Setup of job 6903:
// bfcpu_core
module bfcpu_core
(
    input  logic CLK,
    input  logic RES_N,
    output logic        BUS_REQ,
    output logic        BUS_WRITE,
    output logic [15:0] BUS_ADDR,
    output logic [ 7:0] BUS_WDATA,
    input  logic [ 7:0] BUS_RDATA,
    input  logic        BUS_RDY,
    output logic        IO_REQ,
    output logic        IO_WRITE,
    output logic [ 1:0] IO_ADDR,
    output logic [ 7:0] IO_WDATA,
    input  logic [ 7:0] IO_RDATA,
    input  logic        IO_RDY
);
logic        if_req;
logic [15:0] if_addr;
logic [ 3:0] if_code;
logic        if_rdy;
logic        dm_req;
logic        dm_write;
logic [14:0] dm_addr;
logic [ 7:0] dm_wdata;
logic [ 7:0] dm_rdata;
logic        dm_rdy;
CPU U_CPU
(
    .CLK (CLK),
    .RES (~RES_N),
    .IF_REQ  (if_req),
    .IF_ADDR (if_addr),
    .IF_CODE (if_code),
    .IF_RDY  (if_rdy),
    .DM_REQ   (dm_req),
    .DM_WRITE (dm_write),
    .DM_ADDR  (dm_addr),
    .DM_WDATA (dm_wdata),
    .DM_RDATA (dm_rdata),
    .DM_RDY   (dm_rdy),
    .IO_REQ   (IO_REQ),
    .IO_WRITE (IO_WRITE),
    .IO_ADDR  (IO_ADDR),
  ...
make LEC_CHECK=0 ABC_AREA=1 CAP_MARGIN=20 CELL_PAD_IN_SITES_DETAIL_PLACEMENT=1 CORE_ASPECT_RATIO=0.65 CORE_MARGIN=2 CORE_UTILIZATION=70 CTS_CLUSTER_DIAMETER=331 MAX_ROUTING_LAYER=met4 MIN_ROUTING_LAYER=met1 SLEW_MARGIN=20 TNS_END_PERCENT=70 finish   # period 10.0 ns
run.sh (not shown) runs the stock make flow with config.mk's settings and CLKGATE_MAP_FILE=.
Job 6903 did not make it past detailed placement, where a tool error ended it.
For job 9739, these inputs were changed with respect to job 6903:
# job 6903
export LEC_CHECK = 0
export ABC_AREA = 1
export CAP_MARGIN = 20
export CELL_PAD_IN_SITES_DETAIL_PLACEMENT = 1
export CORE_ASPECT_RATIO = 0.65
export CORE_MARGIN = 2
export CORE_UTILIZATION = 70
export CTS_CLUSTER_DIAMETER = 331
export MAX_ROUTING_LAYER = met4
export MIN_ROUTING_LAYER = met1
export SLEW_MARGIN = 20
export TNS_END_PERCENT = 70
create_clock -name core_clock -period 10.0 [get_ports {CLK}]
# job 9739
export LEC_CHECK = 0
export CAP_MARGIN = 20
export CORE_MARGIN = 2
export CORE_UTILIZATION = 40
export SETUP_SLACK_MARGIN = 0.04
export SLEW_MARGIN = 20
create_clock -name core_clock -period 9.74 [get_ports {CLK}]
==> comparison <==
Job 9739: PASS, flow complete, no timing, DRC or antenna violations
Job 6903 never completed, since it errored out during detailed placement.
Compare job 9739 and job 6903 | tally of unique sky130hd cells used after synthesis higher: job 9739
Die boundary height (job 9739 / job 6903): 1.6
Diff job 9739 and job 6903: synthesized cell count lower in job 9739
For post-synthesis cell count from yosys, dividing the value from job 6903 by the value from job 9739 gives 1.4.
Job 6903 ended up with simple AND/OR/NAND/NOR gates as its main logic family after synthesis; job 9739 ended up with multiplexers.
For job 7718, these inputs were changed with respect to job 9739:
# job 9739
export LEC_CHECK = 0
export CAP_MARGIN = 20
export CORE_MARGIN = 2
export CORE_UTILIZATION = 40
export SETUP_SLACK_MARGIN = 0.04
export SLEW_MARGIN = 20
create_clock -name core_clock -period 9.74 [get_ports {CLK}]
# job 7718
export LEC_CHECK = 0
export CAP_MARGIN = 20
export CORE_MARGIN = 2
export CORE_UTILIZATION = 36
export SLEW_MARGIN = 20
create_clock -name core_clock -period 9.74 [get_ports {CLK}]
Notes after the runs:
- Higher fill cell instance count of the final layout was reported by job 7718, not job 9739.
- Job 7718 reached the final stage; the timing, DRC and antenna checks on its layout passed.
- Final critical path time including I/O delays and setup, job 9739 and job 7718: smaller value in job 9739
- As far as combinational power is concerned, job 9739 and job 7718 perform about the same.
- Comparing highest clock frequency the design can meet for job 9739 and job 7718, the smaller number came from job 7718.
- Chip area, job 7718 vs job 9739: up by more than 10%
- Worst setup slack delta for job 7718 relative to job 9739: 0.15 ns lower
- Summary — wire length after detailed routing, job 7718 relative to job 9739: lower, by about 3%.
Edits applied to the flow inputs when going from job 7718 to job 2176:
# job 7718
export LEC_CHECK = 0
export CAP_MARGIN = 20
export CORE_MARGIN = 2
export CORE_UTILIZATION = 36
export SLEW_MARGIN = 20
create_clock -name core_clock -period 9.74 [get_ports {CLK}]
# job 2176
export LEC_CHECK = 0
export CAP_MARGIN = 20
export CORE_MARGIN = 2
export CORE_UTILIZATION = 72
export PLACE_DENSITY_LB_ADDON = 0.24
export SETUP_SLACK_MARGIN = 1.91
export SLEW_MARGIN = 20
create_clock -name core_clock -period 7.49 [get_ports {CLK}]
--- outcome ---
Total power of job 2176 is higher than that of job 7718. Job 2176: reg-to-reg setup timing slack lower than job 7718. Diff job 2176 and job 7718: routed wire length lower in job 7718. Job 2176 vs. job 7718: multi-input gate share of total cell area up 0.76 points, wire length on met1 -about 5%. Row buffers inserted during post-CTS setup optimization: job 2176 higher / job 7718 lower. Summary: final area, job 2176 worse than job 7718. Compared with job 7718, job 2176 shows a lower final cycle utilization of the critical path.
Power is estimated from default activity; no workload was simulated.
